==> flow/design.v <==
`timescale 1ns/100ps
module mult(
	input 			clk,				
	input 			rst_n,				
	input 			pipe_flush,				
	input 	[63:0] 	a,				
	input 	[63:0] 	b,				
	output 	[63:0] 	result				
);
	wire [63:0] result_tmp;
	reg [63:0] pipe_reg_0;
	reg [63:0] pipe_reg_1;
	assign result_tmp = a*b;
	assign result = pipe_reg_1;
	always@(posedge clk or negedge rst_n) begin
		if(~rst_n) begin
			pipe_reg_0 <= 0;
			pipe_reg_1 <= 0;
		end
		else if(pipe_flush) begin
			pipe_reg_0 <= 0;
			pipe_reg_1 <= 0;
		end
		else begin
			pipe_reg_0 <= result_tmp;
			pipe_reg_1 <= pipe_reg_0;
		end
	end
endmodule  
`timescale 1ns/100ps
module mult_top(
	input 							clk, 
	input							rst_n,
	input							pipe_flush,
	input 			[32-1:0] 	mcand,
	input 			[32-1:0] 	mplier,
	input 			[4:0]	 		func,
	output logic 	[32-1:0] 	result
);
	localparam [4:0] ALU_ADD    = 5'h00;
	localparam [4:0] ALU_MUL    = 5'h0a;
	localparam [4:0] ALU_MULH   = 5'h0b;
	localparam [4:0] ALU_MULHSU = 5'h0c;
	localparam [4:0] ALU_MULHU  = 5'h0d;
	logic [32-1:0] mcand_in, mplier_in;
    logic signed [32-1:0] signed_mcand_in, signed_mplier_in;
    logic [2*32-1:0] product_out;
	logic signed [2*32-1:0] signed_product_out;
	logic [4:0] func_d0;
	logic [4:0] func_d1;
	assign mcand_in = mcand;
    assign mplier_in = mplier;
    assign signed_mcand_in = mcand;
    assign signed_mplier_in = mplier;
	always@(posedge clk or negedge rst_n) begin 
		if(~rst_n)begin 
			func_d0 <= ALU_ADD;
			func_d1 <= ALU_ADD;
		end
		else if(pipe_flush)begin
			func_d0 <= ALU_ADD;
			func_d1 <= ALU_ADD;
		end
		else begin
			func_d0 <= func;
			func_d1 <= func_d0;
		end
	end
    always_comb begin
        case(func_d1)
            ALU_MUL:	begin
            	result = signed_product_out[32-1:0];
            end    
            ALU_MULH:	begin
            	result = signed_product_out[2*32-1:32];
            end   
            ALU_MULHSU:	begin
            	result = product_out[2*32-1:32];
            end
            ALU_MULHU:	begin
            	result = product_out[2*32-1:32];
            end  
            default:	begin
            	result = 32'hfacebeec;   
            end    
        endcase
    end
	mult u_mult_signed(
		.clk(clk),
		.rst_n(rst_n),
		.pipe_flush(pipe_flush),
		.a({{32{signed_mcand_in[31]}},signed_mcand_in}),
		.b({{32{signed_mplier_in[31]}},signed_mplier_in}),
		.result(signed_product_out)
	);
	mult u_mult_unsigned(
		.clk(clk),
		.rst_n(rst_n),
		.pipe_flush(pipe_flush),
		.a({{32{mcand_in[31] & (func == ALU_MULHSU)}},mcand_in}),
		.b({32'b0,mplier_in}),
		.result(product_out)
	);
endmodule
export LEC_CHECK = 0
export CAP_MARGIN = 20
export CORE_MARGIN = 2
export CORE_UTILIZATION = 72
export CTS_CLUSTER_DIAMETER = 226
export MAX_ROUTING_LAYER = met4
export PLACE_DENSITY_LB_ADDON = 0.01
export SLEW_MARGIN = 20
export TNS_END_PERCENT = 5
create_clock -name core_clock -period 8.66 [get_ports {clk}]
run.sh (not shown) runs the stock make flow with config.mk's settings and CLKGATE_MAP_FILE=.
The starting point died in 5_1_grt with GRT-0232.
Rerun with:
--- a/flow/config.mk
+++ b/flow/config.mk
@@ -9,7 +9,5 @@
 export CORE_MARGIN = 2
-export CORE_UTILIZATION = 72
-export CTS_CLUSTER_DIAMETER = 226
+export CORE_UTILIZATION = 68
+export CTS_CLUSTER_SIZE = 37
 export MAX_ROUTING_LAYER = met4
-export PLACE_DENSITY_LB_ADDON = 0.01
 export SLEW_MARGIN = 20
-export TNS_END_PERCENT = 5
==> flow/constraint.sdc (replaced) <==
create_clock -name core_clock -period 8.84 [get_ports {clk}]
set_input_delay 1.7680 -clock core_clock [delete_from_list [all_inputs] [get_ports {clk}]]
set_output_delay 1.7680 -clock core_clock [all_outputs]
set_load 0.01 [all_outputs]
This time the run finished but fails on setup timing.
Area after synthesis stays the same.
Die size goes up by 5.8%.
Synthesized cell count does not change.
Rerun with:
--- a/flow/config.mk
+++ b/flow/config.mk
@@ -9,5 +9,3 @@
 export CORE_MARGIN = 2
-export CORE_UTILIZATION = 68
-export CTS_CLUSTER_SIZE = 37
-export MAX_ROUTING_LAYER = met4
+export CORE_UTILIZATION = 59
 export SLEW_MARGIN = 20
==> flow/constraint.sdc (replaced) <==
create_clock -name core_clock -period 12.2 [get_ports {clk}]
set_input_delay 2.4400 -clock core_clock [delete_from_list [all_inputs] [get_ports {clk}]]
set_output_delay 2.4400 -clock core_clock [all_outputs]
set_load 0.01 [all_outputs]
What happened: This time the run passed the timing, design-rule and antenna checks. Synthesized area is unchanged. Routed wire length came out lower by 24%. Flip-flop count does not change. Critical path depth fell by 2. Sequential share of layout area rose by 0.97 points. Clock skew is lower by 0.0053 ns. Design area went down by 15%. Setup slack improves by 2.0 ns. Global-route usage came out lower by 13 points. Final cell count fell by 11%.
Rerun with:
--- a/flow/config.mk
+++ b/flow/config.mk
@@ -9,3 +9,3 @@
 export CORE_MARGIN = 2
-export CORE_UTILIZATION = 59
+export CORE_UTILIZATION = 67
 export SLEW_MARGIN = 20
==> flow/constraint.sdc (replaced) <==
create_clock -name core_clock -period 11.0 [get_ports {clk}]
set_input_delay 2.2000 -clock core_clock [delete_from_list [all_inputs] [get_ports {clk}]]
set_output_delay 2.2000 -clock core_clock [all_outputs]
set_load 0.01 [all_outputs]
After rerunning: The changed run completed without violations. Synthesized area does not change. First-iteration DRC count is higher by a little under a tenth. Via count is higher by a few percent.

---

Starts from the design.v that is shown in full above.
Settings: LEC_CHECK=0, ABC_AREA=1, CAP_MARGIN=20, CELL_PAD_IN_SITES_GLOBAL_PLACEMENT=0, CORE_ASPECT_RATIO=0.89, CORE_MARGIN=2, CORE_UTILIZATION=50, GPL_ROUTABILITY_DRIVEN=0, GPL_TIMING_DRIVEN=0, MAX_ROUTING_LAYER=met5, MIN_ROUTING_LAYER=met1, PLACE_DENSITY_LB_ADDON=0.02, SETUP_SLACK_MARGIN=2.2, SLEW_MARGIN=10; clock period 10.0 ns.
Next try:
Settings changed: ABC_AREA 1 to unset, CELL_PAD_IN_SITES_GLOBAL_PLACEMENT 0 to unset, CORE_ASPECT_RATIO 0.89 to unset, CORE_UTILIZATION 50 to 72, CTS_CLUSTER_SIZE set to 100, GPL_ROUTABILITY_DRIVEN 0 to unset, GPL_TIMING_DRIVEN 0 to unset, MAX_ROUTING_LAYER met5 to unset, MIN_ROUTING_LAYER met1 to unset, PLACE_DENSITY_LB_ADDON 0.02 to unset, SETUP_SLACK_MARGIN 2.2 to unset, SLEW_MARGIN 10 to 20, TNS_END_PERCENT set to 45.
Clock period 10.0 ns to 7.34 ns, I/O delays scaled along.
What happened:
- This time the run died in global routing (5_1_grt), error GRT-0232
- die size shrinks by 33%
- synthesized area shrinks by 4.2%
- synthesized cell count is lower by 17%
Next try:
Settings changed: CORE_UTILIZATION 72 to 66, CTS_CLUSTER_SIZE 100 to 57, TNS_END_PERCENT 45 to unset.
Clock period 7.34 ns to 9.24 ns, I/O delays scaled along.
The changed run ran to the end with violations: setup timing; synthesized area stays the same; die size came out higher by a little under a tenth; synthesized cell count does not change.
Next try:
Settings changed: CORE_UTILIZATION 66 to 71, CTS_CLUSTER_SIZE 57 to 37, SETUP_SLACK_MARGIN set to 2.49.
Clock period 9.24 ns to 8.68 ns, I/O delays scaled along.
=> With this change the flow failed in global routing (5_1_grt), error GRT-0232. Die area falls by 7.0%. Synthesized cell count does not change. Synthesized area does not change.

---

// mult_top: RTL as listed in full above, without the edits since
export LEC_CHECK = 0
export CAP_MARGIN = 20
export CELL_PAD_IN_SITES_DETAIL_PLACEMENT = 2
export CORE_MARGIN = 10
export CORE_UTILIZATION = 40
export CTS_CLUSTER_DIAMETER = 125
export CTS_CLUSTER_SIZE = 57
export GPL_ROUTABILITY_DRIVEN = 0
export MAX_ROUTING_LAYER = met4
export MIN_ROUTING_LAYER = met2
export SLEW_MARGIN = 15
export TNS_END_PERCENT = 10
create_clock -name core_clock -period 13.0 [get_ports {clk}]
The starting point stopped in global routing (5_1_grt) with GRT-0116.
Change:
==> flow/config.mk (replaced) <==
export PLATFORM = sky130hd
export DESIGN_NAME = mult_top
export DESIGN_NICKNAME = mult_top
export VERILOG_FILES = /design/flow/design.v
export SDC_FILE = /design/flow/constraint.sdc
export NUM_CORES = 4
export LEC_CHECK = 0
export CAP_MARGIN = 20
export CORE_ASPECT_RATIO = 0.89
export CORE_MARGIN = 2
export CORE_UTILIZATION = 40
export MAX_ROUTING_LAYER = met4
export PLACE_DENSITY_LB_ADDON = 0.29
export SLEW_MARGIN = 20
The new run passed the timing, design-rule and antenna checks.
Synthesized area does not change.
Die area goes down by 6.9%.
Synthesized cell count stays the same.

---

Setup of job 5225:
// mult_top: RTL as listed in full above, without the edits since
==> flow/config.mk <==
export PLATFORM = sky130hd
export DESIGN_NAME = mult_top
export DESIGN_NICKNAME = mult_top
export VERILOG_FILES = /design/flow/design.v
export SDC_FILE = /design/flow/constraint.sdc
export NUM_CORES = 4
export LEC_CHECK = 0
export CAP_MARGIN = 20
export CORE_MARGIN = 2
export CORE_UTILIZATION = 72
export MAX_ROUTING_LAYER = met4
export PLACE_DENSITY_LB_ADDON = 0.01
export SETUP_SLACK_MARGIN = 2.59
export SLEW_MARGIN = 20
==> flow/constraint.sdc <==
create_clock -name core_clock -period 8.69 [get_ports {clk}]
set_input_delay 1.7380 -clock core_clock [delete_from_list [all_inputs] [get_ports {clk}]]
set_output_delay 1.7380 -clock core_clock [all_outputs]
set_load 0.01 [all_outputs]
Job 5225 did not finish; the tool stopped in 5_1_grt with error GRT-0116.
[inputs] job 4136 vs job 5225
- removing SETUP_SLACK_MARGIN (formerly 2.59)
- setting CTS_CLUSTER_SIZE to 57 for the first time
- removing PLACE_DENSITY_LB_ADDON (formerly 0.01)
- changing CORE_UTILIZATION from 72 to 63
- removing MAX_ROUTING_LAYER (formerly met4)
- changing the clock period (ns, I/O delays scaled along) from 8.69 to 10.5
Notes after the runs:
Job 4136 completed every stage of the flow, and the final layout passed the timing, design-rule and antenna checks.
Going from job 5225 to job 4136, die span in x has increased; number of rows created at floorplan climbed 6.8%; number of buffers added by the clock tree synthesis step rose 1.
--- input diff job 4136..job 2903 ---
- PLACE_DENSITY_LB_ADDON now 0.01, previously not set
- CORE_UTILIZATION now 72, was 63
- MAX_ROUTING_LAYER now met4, previously not set
- CTS_CLUSTER_SIZE no longer set, was 57
### Flow results
- Placement-stage worst setup slack: job 2903 vs job 4136 up 0.11 ns
- Job 2903 ended up with mplier[18] as its critical path startpoint; job 4136 ended up with mcand[14].
- On job 2903: worst setup slack after layout is 0.018 ns lower than what job 4136 gave.
- Taking job 4136 as the reference, in job 2903 fraction of the cycle the final worst path needs has increased, global-route wire length before repair has increased, area overhead of the layout relative to synthesis has increased.
> inputs changed (job 2903 -> job 7931)
- changing CORE_UTILIZATION from 72 to 68
- removing MAX_ROUTING_LAYER (formerly met4)
- removing PLACE_DENSITY_LB_ADDON (formerly 0.01)
- setting SETUP_SLACK_MARGIN to -0.25 for the first time
- changing the clock period (ns, I/O delays scaled along) from 10.5 to 8.68
### Flow results
[job 7931] flow finished | final checks: failed | reasons: negative setup slack. The cell with the largest stage delay on the worst path comes out o311ai_0 in one run and fa_1 in the other, namely in job 2903 and job 7931 respectively. Core utilization sits higher in job 7931 than in job 2903. For the wire length reported by the detailed router, job 7931 came in 12% higher than job 2903 did. The placed instance count in job 2903 is 0.907 times that in job 7931. Hold slack (lower): job 2903. Looking at number of antenna repair diodes, job 7931 sits 11 above job 2903. Ratio of routed vias to standard cells: job 7931 vs job 2903 down 2.8%. Diff job 2903 and job 7931: total die area lower in job 2903. What job 2903 reported for number of vias after detailed routing has to be multiplied by 1.09 to get the figure for job 7931.
